// usb_top_level
module usb_top_level(
    input logic clk,
    input logic n_rst,
    input logic hsel,
    input logic [3:0] haddr,
    input logic [1:0] htrans,
    input logic  [1:0] hsize,
    input logic hwrite,
    input logic [31:0] hwdata,
    output logic [31:0] hrdata,
    output logic hresp,
    output logic hready,
    output logic d_mode,
    input logic d_plus_in,
    input logic d_minus_in,
    output logic d_plus_out,
    output logic d_minus_out,
    output logic [6:0] buffer_occupancy,
    output logic get_rx_data,
    output logic [3:0] tx_packet,
    output logic tx_transfer_active
);
Settings: LEC_CHECK=0, ABC_AREA=0, CAP_MARGIN=10, CELL_PAD_IN_SITES_DETAIL_PLACEMENT=0, CELL_PAD_IN_SITES_GLOBAL_PLACEMENT=3, CORE_ASPECT_RATIO=0.66, CORE_MARGIN=2, CORE_UTILIZATION=34, CTS_CLUSTER_SIZE=86, GPL_ROUTABILITY_DRIVEN=0, GPL_TIMING_DRIVEN=0, HOLD_SLACK_MARGIN=-0.09, MAX_ROUTING_LAYER=met5, MIN_ROUTING_LAYER=met2, PLACE_DENSITY=0.88, SETUP_SLACK_MARGIN=0.2, SLEW_MARGIN=25; clock period 8.44 ns.
run.sh (not shown) runs the stock make flow with config.mk's settings and CLKGATE_MAP_FILE=.
The baseline did not get past 5_1_grt.
Next try:
Settings changed: ABC_AREA 0 to unset, CAP_MARGIN 10 to 20, CELL_PAD_IN_SITES_DETAIL_PLACEMENT 0 to unset, CELL_PAD_IN_SITES_GLOBAL_PLACEMENT 3 to unset, CORE_ASPECT_RATIO 0.66 to unset, CORE_UTILIZATION 34 to 61, CTS_CLUSTER_SIZE 86 to unset, GPL_ROUTABILITY_DRIVEN 0 to unset, GPL_TIMING_DRIVEN 0 to unset, HOLD_SLACK_MARGIN -0.09 to unset, MAX_ROUTING_LAYER met5 to unset, MIN_ROUTING_LAYER met2 to unset, PLACE_DENSITY 0.88 to unset, SETUP_SLACK_MARGIN 0.2 to unset, SLEW_MARGIN 25 to 20.
Clock period 8.44 ns to 5.41 ns, I/O delays scaled along.
After rerunning: With this change the flow ran to the end with no violations. Synthesized area stays the same. Synthesized cell count is unchanged. Die size falls by 44%.
Next try:
Settings changed: CORE_UTILIZATION 61 to 45.
Clock period 5.41 ns to 4.09 ns, I/O delays scaled along.
After rerunning:
- The changed run finished with timing, DRC and antenna clean
- sequential cell count is unchanged
- first-iteration DRC count decreases by 10%
- cell area climbs by 5.2%
- non-clock buffer count went up by 204
- setup slack gets worse by 0.26 ns
- hold slack gets worse by 0.26 ns
- total power grows by about 37%
Next try:
Settings changed: CORE_UTILIZATION 45 to 53.
Clock period 4.09 ns to 6.66 ns, I/O delays scaled along.
- die size decreases by 15%
- sequential share of layout area increases by 2.3 points
- combinational power decreases by 45%
- cell area decreases by 5.3%
- flip-flop count does not change
- synthesized area does not change
- clock power decreases by 41%
Next try:
Settings changed: CORE_UTILIZATION 53 to 45.
Clock period 6.66 ns to 10.0 ns, I/O delays scaled along.
Global-route usage decreases by 5.5 points; setup slack gets better by 2.8 ns; utilization decreases by 9.0 points; flip-flop count is unchanged; design area increases slightly.
Next try:
Settings changed: CORE_UTILIZATION 45 to 44.
Clock period 10.0 ns to 11.3 ns, I/O delays scaled along.
Outcome:
- worst setup slack improves by 0.91 ns
- count of clock-buffer cells in the layout rose by 1
- global-route usage fell by 1.2 points

* * *

usb_top_level again, from the RTL that the note above started with.
==> flow/config.mk <==
export PLATFORM = sky130hd
export DESIGN_NAME = usb_top_level
export DESIGN_NICKNAME = usb_top_level
export VERILOG_FILES = /design/flow/design.v
export SDC_FILE = /design/flow/constraint.sdc
export NUM_CORES = 4
export LEC_CHECK = 0
export ABC_AREA = 0
export CAP_MARGIN = 40
export CORE_ASPECT_RATIO = 1.22
export CORE_MARGIN = 2
export CORE_UTILIZATION = 69
export CTS_CLUSTER_SIZE = 72
export GPL_ROUTABILITY_DRIVEN = 1
export GPL_TIMING_DRIVEN = 0
export PLACE_DENSITY = 0.88
export SLEW_MARGIN = 30
==> flow/constraint.sdc <==
create_clock -name core_clock -period 5.83 [get_ports {clk}]
set_input_delay 1.1660 -clock core_clock [delete_from_list [all_inputs] [get_ports {clk}]]
set_output_delay 1.1660 -clock core_clock [all_outputs]
set_load 0.01 [all_outputs]
The baseline never finished: it broke off in global routing (5_1_grt).
Rerun with:
CAP_MARGIN = 15   (was 40)
CORE_UTILIZATION = 70   (was 69)
CTS_CLUSTER_DIAMETER = 345   (was not set)
CTS_CLUSTER_SIZE = 20   (was 72)
GPL_TIMING_DRIVEN = 1   (was 0)
PLACE_DENSITY = not set   (was 0.88)
SETUP_SLACK_MARGIN = 0.51   (was not set)
clock period = 3.83 ns   (was 5.83 ns; I/O delays follow)
What happened: The changed run reached the layout checks and failed them: setup timing; die size shrinks by 1.4%; area after synthesis is unchanged; synthesized cell count is unchanged.
Rerun with:
ABC_AREA = 1   (was 0)
CORE_ASPECT_RATIO = 1.05   (was 1.22)
clock period = 3.71 ns   (was 3.83 ns; I/O delays follow)
The new run finished with timing, DRC and antenna clean.
Total power fell by 12%.
Sequential cell count stays the same.
Count of clock-buffer cells in the layout fell by 19.
Routed wire length fell by 13%.
Global-route usage fell by 8.4 points.
Clock skew fell by 15 ps.
Worst setup slack improves by 350 ps.
Final cell count rose by 14%.
Register-to-register slack improves by 70 ps.
Via count fell by 1.8%.
Design area hardly moves.
Rerun with:
ABC_AREA = not set   (was 1)
CAP_MARGIN = 20   (was 15)
CORE_ASPECT_RATIO = not set   (was 1.05)
CORE_UTILIZATION = 45   (was 70)
CTS_CLUSTER_DIAMETER = not set   (was 345)
CTS_CLUSTER_SIZE = not set   (was 20)
GPL_ROUTABILITY_DRIVEN = not set   (was 1)
GPL_TIMING_DRIVEN = not set   (was 1)
SETUP_SLACK_MARGIN = not set   (was 0.51)
SLEW_MARGIN = 20   (was 30)
clock period = 6.66 ns   (was 3.71 ns; I/O delays follow)
The new run ran to the end with no violations. Total power drops by about 33%. Final cell count drops by 11%. Via count drops by 15%. Final area drops by about 3.5%. Routed wire length barely changes. Worst setup slack gets better by 770 ps. Area after synthesis drops by 4.1%.
Rerun with:
CORE_UTILIZATION = 68   (was 45)
CTS_CLUSTER_SIZE = 50   (was not set)
clock period = 7.61 ns   (was 6.66 ns; I/O delays follow)
Clock power came out lower by 22%; utilization came out higher by 25 points; total power came out lower by 15%; sequential cell count is unchanged; final cell count came out lower by 7.0%; sequential power came out lower by 11%; register-to-register slack gains 680 ps; synthesized area does not change; routed wire length came out higher by 0.93%; via count came out higher by 8.0%.

* * *

oak:
Starting RTL as in the previous note.
make LEC_CHECK=0 CAP_MARGIN=20 CORE_MARGIN=2 CORE_UTILIZATION=72 CTS_CLUSTER_DIAMETER=355 CTS_CLUSTER_SIZE=20 PLACE_DENSITY_LB_ADDON=0.0 SLEW_MARGIN=20 finish   # period 4.07 ns
Ran to the end and failed final checks on negative setup slack: oak.
Input-level comparison between pine and oak:
- CTS_CLUSTER_SIZE: 20 -> unset
- CTS_CLUSTER_DIAMETER: 355 -> unset
- CORE_UTILIZATION: 72 -> 59
- PLACE_DENSITY_LB_ADDON: 0.0 -> unset
- the clock period (ns, I/O delays scaled along): 4.07 -> 3.91
--- outcome ---
pine completed end to end; final checks failed (negative setup slack).
Compared with oak, pine has extra setup slack.
Going from oak to pine, placer congestion estimate shrank by a few percent.
In pine the clock-buffer cell count turned out 56 higher than in oak.
Looking only at final sum of negative setup slack, and setting everything else aside, the higher value of oak and pine goes to pine.
oak has a higher fraction of met2 tracks used by global routing than pine.
| wire length | pine vs oak | better |
[inputs] birch vs pine
- setting SETUP_SLACK_MARGIN to 1.33 for the first time
- changing CORE_UTILIZATION from 59 to 66
- changing the clock period (ns, I/O delays scaled along) from 3.91 to 5.34
birch completed end to end with timing, DRC and antenna clean. pine had finished all stages when the layout checks came back failing, citing negative setup slack. birch against pine: max-slew headroom at the worst pin fell 2.5 points, area growth from synthesis to layout fell by 3.3 points, iteration-0 DRC count of the detailed router went up. Of birch and pine, the run reporting the higher initial core utilization was birch. The cell at the slowest stage of the critical path comes out sky130_fd_sc_hd__nor3b_2 in one run and sky130_fd_sc_hd__nand4_1 in the other, namely in pine and birch respectively. Compared with pine, birch shows a lower post-CTS setup repair buffer count. birch: placeable core region is 10% lower than what pine reported. In birch, filler cell count is lower than in pine. Against pine, birch comes in about 6% higher on final routed wire length divided by cell count. Summary — critical path depth, birch relative to pine: lower, by 3. Diff pine -> birch: count of clock-buffer cells in the layout fell 6.2%; number of global-route vias before repair increased 772.
Inputs modified between birch and maple:
- SETUP_SLACK_MARGIN: 1.33 -> 0.96
- MAX_ROUTING_LAYER: unset -> met4
- the clock period (ns, I/O delays scaled along): 5.34 -> 3.7
[summary]
maple did not finish: a tool error stopped it during global routing (5_1_grt). Going from birch to maple, detailed placement HPWL grows by about 8%. Comparing birch against maple, there is no change at all in post-synthesis sequential area ratio. Reported for maple and birch, chip area turned out identical to the last digit. Looking at maple and birch, the floorplan row count is a wash. Number of gates resized after cts went up by more than 100% going from birch to maple. Comparing maple against birch, there is no change at all in die height. Going from birch to maple, worst setup slack before clock tree synthesis shrinks by 0.69 ns. Diff maple..birch | floorplan die width | unchanged. Comparing maple and birch, the higher CTS buffer count was measured on birch. Diff birch -> maple | instance area after placement | up by a few percent. Re synthesized cell count: no difference whatsoever between birch and maple.
Here is what was changed in the inputs of cedar compared with maple.
- a deleted MAX_ROUTING_LAYER that had been met4
- a change of CORE_UTILIZATION from 66 to 72
- an added CTS_CLUSTER_SIZE of 20
- a change of SETUP_SLACK_MARGIN from 0.96 to -0.25
- an added PLACE_DENSITY_LB_ADDON of 0.26
- an added CTS_CLUSTER_DIAMETER of 355
==> comparison <==
cedar finished all stages; layout check result: FAIL, due to negative setup slack. Diff maple -> cedar: instance area at placement dropped 440 um^2; weighted congestion at the end of routability-driven global placement climbed 0.057; count of placed standard cells including taps dropped 28. NOTE: number of levels the H-tree was split into in cedar falls short of that of maple. Worst setup slack before clock tree synthesis delta (cedar − maple): favourable. cedar vs. maple: TritonCTS buffer count decreased by 37 relative to the old numbers, number of buffers added for setup after CTS decreased by 127 relative to the old numbers.

* * *

usb_top_level again, from the RTL that the note above started with.
==> flow/config.mk <==
export PLATFORM = sky130hd
export DESIGN_NAME = usb_top_level
export DESIGN_NICKNAME = usb_top_level
export VERILOG_FILES = /design/flow/design.v
export SDC_FILE = /design/flow/constraint.sdc
export NUM_CORES = 4
export LEC_CHECK = 0
export CAP_MARGIN = 20
export CORE_MARGIN = 2
export CORE_UTILIZATION = 70
export SETUP_SLACK_MARGIN = 0.94
export SLEW_MARGIN = 20
==> flow/constraint.sdc <==
create_clock -name core_clock -period 3.77 [get_ports {clk}]
set_input_delay 0.7540 -clock core_clock [delete_from_list [all_inputs] [get_ports {clk}]]
set_output_delay 0.7540 -clock core_clock [all_outputs]
set_load 0.01 [all_outputs]
The starting point never finished: it broke off in 5_1_grt (GRT-0116).
Change:
CORE_UTILIZATION = 64   (was 70)
CTS_CLUSTER_SIZE = 100   (was unset)
SETUP_SLACK_MARGIN = unset   (was 0.94)
clock period = 7.23 ns   (was 3.77 ns; I/O delays follow)
Effect: Now the flow completed without violations; die size goes up by 9.2%; synthesized area stays the same; synthesized cell count does not change.
Change:
CORE_UTILIZATION = 57   (was 64)
CTS_CLUSTER_SIZE = unset   (was 100)
clock period = 4.52 ns   (was 7.23 ns; I/O delays follow)
After rerunning:
- The changed run completed with no timing, DRC or antenna violations
- setup slack is worse by 1.1 ns
- hold slack is worse by 0.14 ns
- non-clock buffer count goes up by 160
- combinational power goes up by 70%
- die size goes up by 12%
- clock-buffer cell count goes up by 10
- register-to-register slack is worse by 2.0 ns
- power goes up by 60%
- final area goes up by 2.7%
- global-route usage goes down by 4.0 points
Change:
CORE_UTILIZATION = 66   (was 57)
HOLD_SLACK_MARGIN = 0.29   (was unset)
SETUP_SLACK_MARGIN = 1.16   (was unset)
Outcome: Wire length climbs by 13%. Clock-buffer cell count climbs by 9. Die area drops by 13%. Hold slack is better by 0.044 ns. Design area climbs by 3.2%. Power climbs by 3.3%. First-iteration DRC count climbs by 54%. Global-route usage climbs by 9.9 points.

* * *

Starting RTL as in the previous note.
make LEC_CHECK=0 CAP_MARGIN=0 CORE_MARGIN=2 CORE_UTILIZATION=70 CTS_CLUSTER_DIAMETER=377 CTS_CLUSTER_SIZE=21 HOLD_SLACK_MARGIN=0.29 SETUP_SLACK_MARGIN=0.1 SLEW_MARGIN=20 finish   # period 3.7 ns
The baseline completed, yet does not pass: negative setup slack.
Change:
- CORE_UTILIZATION: 70 -> 72
- HOLD_SLACK_MARGIN: 0.29 -> -0.08
- PLACE_DENSITY_LB_ADDON: default -> 0.26
What happened: The changed run reached the layout checks and failed them: negative setup slack. Wire length is higher by 3.4%. Fmax drops by 3.8%. Total power rose by 0.85%. Worst hold slack degrades by 360 ps. Count of clock-buffer cells in the layout does not change. Utilization climbs by 2.3 points. Sequential power stays flat. Setup slack loses 150 ps. Non-clock buffer count grows by 12.
Change:
- CAP_MARGIN: 0 -> 20
- CORE_UTILIZATION: 72 -> 44
- CTS_CLUSTER_DIAMETER: 377 -> default
- CTS_CLUSTER_SIZE: 21 -> default
- HOLD_SLACK_MARGIN: -0.08 -> default
- PLACE_DENSITY_LB_ADDON: 0.26 -> default
- SETUP_SLACK_MARGIN: 0.1 -> default
- clock period: 3.7 -> 12.0 ns (I/O delays scaled with it)
The new run produced a clean layout.
Via count came out lower by about 15%.
Setup slack improves by 5400 ps.
Utilization went down by 33 points.
Die size is higher by about 60%.
Cell area decreases by about 1.6%.

* * *

== job 101 ==
usb_top_level again, from the RTL that the note above started with.
Settings: LEC_CHECK=0, ABC_AREA=1, CAP_MARGIN=20, CORE_MARGIN=2, CORE_UTILIZATION=68, CTS_CLUSTER_SIZE=50, PLACE_DENSITY_LB_ADDON=0.01, SLEW_MARGIN=20; clock period 5.36 ns.
#### Input delta (job 102 over job 101)
# job 101
export LEC_CHECK = 0
export ABC_AREA = 1
export CAP_MARGIN = 20
export CORE_MARGIN = 2
export CORE_UTILIZATION = 68
export CTS_CLUSTER_SIZE = 50
export PLACE_DENSITY_LB_ADDON = 0.01
export SLEW_MARGIN = 20
create_clock -name core_clock -period 5.36 [get_ports {clk}]
# job 102
export LEC_CHECK = 0
export CAP_MARGIN = 20
export CORE_MARGIN = 2
export CORE_UTILIZATION = 72
export SETUP_SLACK_MARGIN = 0.14
export SLEW_MARGIN = 20
create_clock -name core_clock -period 3.7 [get_ports {clk}]
==> results <==
Comparing job 101 against job 102, there is no change at all in CTS H-tree depth. Taking job 101 over job 102, the average instance area after synthesis ratio works out to 0.875. Run status, job 102: aborted in global routing, error GRT-0232. [compare] base=job 101 new=job 102: worst setup slack after placement now sits lower, synthesized area now sits lower, quantity of gates resized following cts now sits higher. Compare job 102 and job 101 | placed wire-length estimate after detailed placement lower: job 101. Against job 101, job 102 comes in 890 lower on post-synthesis instance total.
Setup changes, job 102 to job 103
# job 102
export LEC_CHECK = 0
export CAP_MARGIN = 20
export CORE_MARGIN = 2
export CORE_UTILIZATION = 72
export SETUP_SLACK_MARGIN = 0.14
export SLEW_MARGIN = 20
create_clock -name core_clock -period 3.7 [get_ports {clk}]
# job 103
export LEC_CHECK = 0
export CAP_MARGIN = 0
export CORE_MARGIN = 2
export CORE_UTILIZATION = 66
export HOLD_SLACK_MARGIN = 0.29
export SETUP_SLACK_MARGIN = 0.1
export SLEW_MARGIN = 20
create_clock -name core_clock -period 3.7 [get_ports {clk}]
| job 103 | all stages done | FAIL | setup timing |. Comparing job 102 and job 103, the higher vertical die dimension is on job 103. Total CTS buffers (job 103 vs. job 102) increases slightly. Against job 102 as the reference, job 103 delivers a lower core utilization at floorplan.
Power is estimated from default activity; no workload was simulated.
